Setup of build 63:
## IOTDF
module IOTDF( clk, rst, in_en, iot_in, fn_sel, busy, valid, iot_out);
Size: ~3,400 cells after synthesis, ~400 flip-flops, about 140 I/O pins, about 31,000 um^2 of cells after synthesis.
clock: 3.26 ns
lec_check: 0
cap_margin: 10
core_margin: 2
core_utilization: 71
cts_cluster_diameter: 314
cts_cluster_size: 41
place_density_lb_addon: 0.25
setup_slack_margin: -0.32
slew_margin: 20
run.sh (not shown) runs the stock make flow with config.mk's settings and CLKGATE_MAP_FILE=.
Build 63 did not finish; a tool error ended it in global routing.
Input-level comparison between build 43 and build 63:
Settings: removing PLACE_DENSITY_LB_ADDON (formerly 0.25); changing CAP_MARGIN from 10 to 20; removing SETUP_SLACK_MARGIN (formerly -0.32); changing CORE_UTILIZATION from 71 to 66; changing the clock period (ns, I/O delays scaled along) from 3.26 to 4.15.
Build 43: GRT-0116 in global routing -> run aborted. Worst setup slack after placement: lower on build 63. Build 43 vs build 63: placer's final routability congestion estimate down slightly. As far as post-synthesis adder-cell area fraction is concerned, build 63 and build 43 perform about the same. Taking build 63 as the reference, in build 43 sequential area share after synthesis was more or less identical; die area went up by about 7%; instance count after placement with tap cells included fell 200; standard-cell row count shows an increase of about 4%.
[inputs] build 29 vs build 43
Settings: swapping 66 for 72 in CORE_UTILIZATION; swapping 41 for 98 in CTS_CLUSTER_SIZE; swapping 314 for 373 in CTS_CLUSTER_DIAMETER; putting PLACE_DENSITY at 0.4 where nothing was set; putting SETUP_SLACK_MARGIN at 0.1 where nothing was set; swapping 4.15 for 3.66 in the clock period (ns, I/O delays scaled along).
==> results <==
- Build 29 is listed as incomplete: the tool reported an error in global routing and the run ended there.
- Summary of the comparison: worst setup slack before clock tree synthesis is lower in build 29, relative to build 43.
- Total cell area at the placement stage: build 29 > build 43
- On number of cells in the design after placement: build 29 sits above build 43.
Relative to build 29, the following input files were edited for build 39:
Settings: CTS_CLUSTER_DIAMETER removed (was 373); CORE_UTILIZATION changed from 72 to 30; CTS_CLUSTER_SIZE removed (was 98); PLACE_DENSITY removed (was 0.4); the clock period (ns, I/O delays scaled along) changed from 3.66 to 4.79.
Findings:
[build 39] flow finished | final checks: failed | reasons: setup timing
Number of gates resized after CTS: build 39 and build 29 compared, higher one is build 29
In the floorplan summary, build 39 is listed with a die area greater than that of build 29.
From build 29 to build 39 the numbers moved as follows: standard cell area after detailed placement decreased 0.85%, total core area increased about 140%, level count of the clock H-tree increased 1, half-perimeter wire length after detailed placement increased 31%.
What build 24 does differently from build 39 at the input level:
Settings: CORE_UTILIZATION changed from 30 to 40; the clock period (ns, I/O delays scaled along) changed from 4.79 to 4.05.
Notes after the runs:
Summary of build 24 over build 39: post-route standard cell area excluding fillers saw an increase; wire length of the first global-routing pass moved down; worst clock skew rose by 3.3 ps; source-to-sink clock delay at the later pin of the worst-skew pair -30 ps.
| build 24 | all stages done | FAIL | setup timing |
Build 24 against build 39; total of fill cells in the finished design is down by more than a quarter.
diff inputs: build 24 => build 44
Settings: a change of CORE_UTILIZATION from 40 to 48; a change of SETUP_SLACK_MARGIN from 0.1 to -0.45; a change of the clock period (ns, I/O delays scaled along) from 4.05 to 4.85.
Results
STATUS run=build 44 STAGES=ALL_DONE FINAL_CHECKS=FAILED CAUSE=setup timing. As far as yosys synthesis chip area goes, build 44 and build 24 are indistinguishable; the numbers are identical. Build 24 ended up with a222oi_1 as its slowest cell on the critical path; build 44 ended up with dfrtp_1. The more densely filled core belongs to build 44, not build 24. The met2 global-route usage reported for build 44 is greater than that of build 24 by 7.9 points. Build 24 -> build 44: instance count along the most critical hold path delta 0, exact match. Against build 24, build 44 reports a final setup slack of the worst path that is higher. Build 44 gives more sequential share of layout area than build 24 did.

* * *

IOTDF again, from the RTL that the note above started with.
make LEC_CHECK=0 ABC_AREA=0 CAP_MARGIN=0 CELL_PAD_IN_SITES_DETAIL_PLACEMENT=0 CORE_ASPECT_RATIO=1.44 CORE_MARGIN=2 CORE_UTILIZATION=57 HOLD_SLACK_MARGIN=-0.06 MAX_ROUTING_LAYER=met4 PLACE_DENSITY_LB_ADDON=0.19 SLEW_MARGIN=20 TNS_END_PERCENT=75 finish   # period 5.29 ns
The baseline did not get past global routing (5_1_grt).
==> next run, changes <==
- CORE_ASPECT_RATIO: 1.44 -> 1.92
- CORE_UTILIZATION: 57 -> 61
- CTS_CLUSTER_DIAMETER: unset -> 302
- PLACE_DENSITY_LB_ADDON: 0.19 -> unset
- clock period: 5.29 -> 1.48 ns (I/O delays scaled with it)
The changed run died in global routing (5_1_grt) on GRT-0116.
Die area went down by 6.3%.
Synthesized cell count does not change.
Synthesized area is unchanged.
==> next run, changes <==
- ABC_AREA: 0 -> unset
- CAP_MARGIN: 0 -> 20
- CELL_PAD_IN_SITES_DETAIL_PLACEMENT: 0 -> unset
- CORE_ASPECT_RATIO: 1.92 -> unset
- CORE_UTILIZATION: 61 -> 19
- CTS_CLUSTER_DIAMETER: 302 -> unset
- HOLD_SLACK_MARGIN: -0.06 -> unset
- MAX_ROUTING_LAYER: met4 -> unset
- SETUP_SLACK_MARGIN: unset -> 0.1
- TNS_END_PERCENT: 75 -> unset
- clock period: 1.48 -> 6.53 ns (I/O delays scaled with it)
What happened: The new run finished with timing, DRC and antenna clean. Area after synthesis stays the same. Die area rose to 3.2 times its value. Synthesized cell count stays the same.

* * *

Starting RTL as in the previous note.
make LEC_CHECK=0 CAP_MARGIN=20 CELL_PAD_IN_SITES_DETAIL_PLACEMENT=0 CORE_MARGIN=6 CORE_UTILIZATION=59 CTS_CLUSTER_SIZE=52 GPL_ROUTABILITY_DRIVEN=0 MAX_ROUTING_LAYER=met5 MIN_ROUTING_LAYER=met2 PLACE_DENSITY_LB_ADDON=0.06 SETUP_SLACK_MARGIN=1.11 SLEW_MARGIN=20 finish   # period 4.82 ns
The first run ended with an error in 5_1_grt (GRT-0116).
Edit:
CELL_PAD_IN_SITES_DETAIL_PLACEMENT = unset   (was 0)
CORE_MARGIN = 2   (was 6)
CORE_UTILIZATION = 46   (was 59)
CTS_CLUSTER_SIZE = unset   (was 52)
GPL_ROUTABILITY_DRIVEN = unset   (was 0)
MAX_ROUTING_LAYER = unset   (was met5)
MIN_ROUTING_LAYER = unset   (was met2)
PLACE_DENSITY_LB_ADDON = unset   (was 0.06)
SETUP_SLACK_MARGIN = -0.26   (was 1.11)
clock period = 4.62 ns   (was 4.82 ns; I/O delays follow)
Now the flow finished but failed the layout checks on negative setup slack.
Synthesized cell count is unchanged.
Die size rises by 19%.
Area after synthesis does not change.
Edit:
CELL_PAD_IN_SITES_DETAIL_PLACEMENT = 0   (was unset)
CORE_UTILIZATION = 59   (was 46)
CTS_CLUSTER_SIZE = 52   (was unset)
MAX_ROUTING_LAYER = met4   (was unset)
PLACE_DENSITY = 0.44   (was unset)
SETUP_SLACK_MARGIN = unset   (was -0.26)
clock period = 3.87 ns   (was 4.62 ns; I/O delays follow)
Result: This time the run died in 5_1_grt. Die size falls by 22%. Synthesized area stays the same. Synthesized cell count is unchanged.
Edit:
ABC_AREA = 1   (was unset)
CELL_PAD_IN_SITES_DETAIL_PLACEMENT = unset   (was 0)
CORE_UTILIZATION = 72   (was 59)
CTS_CLUSTER_SIZE = unset   (was 52)
MAX_ROUTING_LAYER = unset   (was met4)
PLACE_DENSITY = 0.39   (was 0.44)
SETUP_SLACK_MARGIN = 0.1   (was unset)
clock period = 2.28 ns   (was 3.87 ns; I/O delays follow)
Outcome: With this change the flow stopped in 3_5_place_dp; die area shrinks by 19%; synthesized cell count is higher by 23%; synthesized area is lower by 1.3%.

* * *

Setup of run 1:
IOTDF again, from the RTL that the note above started with.
export LEC_CHECK = 0
export ABC_AREA = 0
export CAP_MARGIN = 0
export CELL_PAD_IN_SITES_DETAIL_PLACEMENT = 2
export CORE_ASPECT_RATIO = 1.92
export CORE_MARGIN = 2
export CORE_UTILIZATION = 22
export CTS_CLUSTER_SIZE = 83
export GPL_ROUTABILITY_DRIVEN = 0
export GPL_TIMING_DRIVEN = 0
export HOLD_SLACK_MARGIN = -0.06
export MAX_ROUTING_LAYER = met4
export PLACE_DENSITY_LB_ADDON = 0.15
export SLEW_MARGIN = 20
export TNS_END_PERCENT = 75
create_clock -name core_clock -period 3.44 [get_ports {clk}]
Although run 1 finished all stages, its layout failed final checks on capacitance limit, slew limit, setup timing.
Input-level comparison between run 2 and run 1:
- PLACE_DENSITY_LB_ADDON: 0.15 -> 0.28
- CTS_CLUSTER_DIAMETER: unset -> 336
- ABC_AREA: 0 -> 1
- CELL_PAD_IN_SITES_DETAIL_PLACEMENT: 2 -> 0
- CORE_ASPECT_RATIO: 1.92 -> 1.14
- TNS_END_PERCENT: 75 -> 15
- CORE_UTILIZATION: 22 -> 51
- CTS_CLUSTER_SIZE: 83 -> 62
- GPL_ROUTABILITY_DRIVEN: 0 -> unset
==> results <==
Run 2 vs run 1 — standard cell core area dropped by more than half. Run 2 against run 1: half-perimeter wire length after detailed placement lost 50000 um; number of standard cells after synthesis picked up an extra 791. Run 2 got as far as 5_1_grt, where a tool error ended the run.
Modified inputs, run 3 compared to run 2
- setting GPL_ROUTABILITY_DRIVEN to 0 for the first time
- changing TNS_END_PERCENT from 15 to 75
- changing ABC_AREA from 1 to 0
- removing GPL_TIMING_DRIVEN (formerly 0)
- changing CTS_CLUSTER_SIZE from 62 to 66
- changing PLACE_DENSITY_LB_ADDON from 0.28 to 0.15
- removing CTS_CLUSTER_DIAMETER (formerly 336)
- changing CORE_ASPECT_RATIO from 1.14 to 1.92
- changing CORE_UTILIZATION from 51 to 22
## What came out
In run 3 the implementation completed, yet the final layout does not meet the checks, the culprit being setup timing. Compared with run 2, run 3 shows a higher chip height. Per the comparison of run 3 with run 2, synthesis-stage register bit count saw little to no change, area of the die picked up an extra 130%, yosys stat chip area shows an increase of about 1.3%. Instance area after placement went up by more than a quarter going from run 2 to run 3. In the metrics for run 3 and run 2, the one carrying the lower count of unique library cells instantiated by Yosys is run 2. The number of standard-cell rows in the floorplan reported for run 3 is greater than that of run 2 by about 100%. From run 2 to run 3 the numbers moved as follows: post-synth net total decreased by 791 relative to the old numbers; synthesized area per cell moved up; core area has increased.
## Diff of input files: run 4 against run 3
- changing HOLD_SLACK_MARGIN from -0.06 to 0.27
- removing GPL_ROUTABILITY_DRIVEN (formerly 0)
- setting SETUP_SLACK_MARGIN to 0.38 for the first time
- removing CTS_CLUSTER_SIZE (formerly 66)
- changing CORE_UTILIZATION from 22 to 57
- removing PLACE_DENSITY_LB_ADDON (formerly 0.15)
- changing the clock period (ns, I/O delays scaled along) from 3.44 to 1.45
==> results <==
- Going from run 3 to run 4, hold-fix buffer count after cts rose 1; starting density of the core rose 36 points; number of placement rows fell 73.
- Count of placed standard cells including taps, run 4 vs run 3: down by more than 10%
- Re fraction of the mapped netlist area in simple logic gates: no difference whatsoever between run 3 and run 4.
- Die area: run 4 vs run 3 down 0.088 sq mm
- Cmp run 4 and run 3 / final HPWL from detailed placement / lower: run 4
- Run 4 did not finish; a tool error ended it in 5_1_grt.
- Post-cts sizing count delta for run 4 relative to run 3: 24 lower
- Run 4 -> run 3: post-synthesis sequential element count delta 0, exact match
- Count of buffers added by post-CTS timing repair for setup went down by more than a quarter going from run 3 to run 4.
Input-level comparison between run 5 and run 4:
- an added PLACE_DENSITY_LB_ADDON of 0.04
- a change of HOLD_SLACK_MARGIN from 0.27 to -0.06
- a change of SETUP_SLACK_MARGIN from 0.38 to 0.84
- a change of CORE_UTILIZATION from 57 to 40
- a change of the clock period (ns, I/O delays scaled along) from 1.45 to 3.44
- Global placement routability congestion of run 5 falls short of that of run 4 by more than 10%.
- From run 5 to run 4, chip area estimate from yosys synthesis did not move at all.
- [run 5] quantity of hold-fixing buffers added after cts fell 1 relative to run 4
- In run 5 the count of cells resized by post-cts repair turned out 10 lower than in run 4.
- Run 5: aborted in 5_1_grt (tool error)
- Run 5 vs. run 4: core region area shows an increase of 0.024 sq mm, number of buffers added for setup after CTS shrank by 4, floorplan die height grew by 19%, post-placement setup slack higher, x dimension of the die higher.
- Note that the die area recorded for run 5 amounts to 1.4 times the value seen in run 4.
